==> flow/design.v (excerpt) <==
module reuleaux(input logic clk, input logic rst_n, input logic [2:0] colour,
                input logic [7:0] centre_x, input logic [6:0] centre_y, input logic [7:0] diameter,
                input logic start, output logic done,
                output logic [7:0] vga_x, output logic [6:0] vga_y,
                output logic [2:0] vga_colour, output logic vga_plot);
localparam RESET = 4'b0000;
localparam CIRCLE_1 = 4'b0001;
localparam CIRCLE_2 = 4'b0010;
localparam CIRCLE_3 = 4'b0011;
localparam DONE = 4'b0100;
logic [7:0] corner_x1, corner_y1, corner_x2, corner_y2, corner_x3, corner_y3;
logic circle_1_start, circle_2_start, circle_3_start, circle_1_done, circle_2_done, circle_3_done, circle_1_plot, circle_2_plot, circle_3_plot; 
logic [7:0] circle_1_x, circle_2_x, circle_3_x;
logic [6:0] circle_1_y, circle_2_y, circle_3_y;
logic [3:0] state, next_state;
logic [2:0] circle_1_colour_out, circle_2_colour_out, circle_3_colour_out;
assign vga_colour = colour; 
assign corner_x1 = centre_x + (diameter / 2); 
assign corner_y1 = centre_y + (((diameter * 978122)/564719)/6);
assign corner_x2 = centre_x - (diameter / 2);
assign corner_y2 = centre_y + (((diameter * 978122)/564719)/6);
assign corner_x3 = centre_x;
assign corner_y3 = centre_y - (((diameter * 978122)/564719)/3);
circle circle_1(.clk(clk), .rst_n(rst_n),  .colour(colour),
  ...
For scale: ~4900 cells after synthesis, about 49 I/O pins, ~0.031 mm2 of cells after synthesis.
==> flow/config.mk <==
export PLATFORM = sky130hd
export DESIGN_NAME = reuleaux
export DESIGN_NICKNAME = reuleaux
export VERILOG_FILES = /design/flow/design.v
export SDC_FILE = /design/flow/constraint.sdc
export NUM_CORES = 4
export LEC_CHECK = 0
export ABC_AREA = 1
export CAP_MARGIN = 20
export CORE_ASPECT_RATIO = 0.92
export CORE_MARGIN = 8
export CORE_UTILIZATION = 72
export CTS_CLUSTER_DIAMETER = 350
export CTS_CLUSTER_SIZE = 64
export MAX_ROUTING_LAYER = met4
export PLACE_DENSITY = 0.36
export SETUP_SLACK_MARGIN = 2.87
export SLEW_MARGIN = 20
==> flow/constraint.sdc <==
create_clock -name core_clock -period 25.4 [get_ports {clk}]
set_input_delay 5.0800 -clock core_clock [delete_from_list [all_inputs] [get_ports {clk}]]
set_output_delay 5.0800 -clock core_clock [all_outputs]
set_load 0.01 [all_outputs]
run.sh (not shown) runs the stock make flow with config.mk's settings and CLKGATE_MAP_FILE=.
The starting point stopped in global routing on GRT-0232.
Rerun with:
- ABC_AREA: 1 -> unset
- CORE_ASPECT_RATIO: 0.92 -> unset
- CORE_MARGIN: 8 -> 2
- CORE_UTILIZATION: 72 -> 40
- CTS_CLUSTER_DIAMETER: 350 -> unset
- CTS_CLUSTER_SIZE: 64 -> unset
- MAX_ROUTING_LAYER: met4 -> unset
- PLACE_DENSITY: 0.36 -> unset
- SETUP_SLACK_MARGIN: 2.87 -> unset
- clock period: 25.4 -> 33.4 ns (I/O delays scaled with it)
Outcome: Now the flow completed with no timing, DRC or antenna violations. Area after synthesis came out lower by 3.2%. Die area came out higher by 55%. Synthesized cell count came out lower by 21%.
Rerun with:
- CORE_UTILIZATION: 40 -> 72
- PLACE_DENSITY_LB_ADDON: unset -> 0.0
- SETUP_SLACK_MARGIN: unset -> 1.45
- clock period: 33.4 -> 4.85 ns (I/O delays scaled with it)
=>
- This time the run failed in clock tree synthesis
- die size falls by 44%
- area after synthesis is unchanged
- synthesized cell count stays the same
Rerun with:
- ABC_AREA: unset -> 1
- PLACE_DENSITY_LB_ADDON: 0.0 -> unset
- SETUP_SLACK_MARGIN: 1.45 -> unset
- clock period: 4.85 -> 35.2 ns (I/O delays scaled with it)
Outcome: This time the run finished with timing, DRC and antenna clean; die size is higher by a few percent; synthesized cell count grows by a quarter to a third; area after synthesis came out higher by a few percent.
Rerun with:
- ABC_AREA: 1 -> unset
- CORE_UTILIZATION: 72 -> 40
- clock period: 35.2 -> 34.0 ns (I/O delays scaled with it)
=> The changed run ran to the end with no violations; design area climbs by 0.83%; setup slack degrades by 730 ps; final cell count fell by 11%; wire length climbs by 0.32%.
Rerun with:
- SETUP_SLACK_MARGIN: unset -> 5.0
- clock period: 34.0 -> 33.4 ns (I/O delays scaled with it)
After rerunning: The new run completed with no timing, DRC or antenna violations. Routed wire length came out higher by a few percent. Global-route usage came out higher by 0.98 points. Worst setup slack improved by 2100 ps. Critical path depth came out higher by 2. Area after synthesis stays the same. Final area came out higher by roughly a tenth.
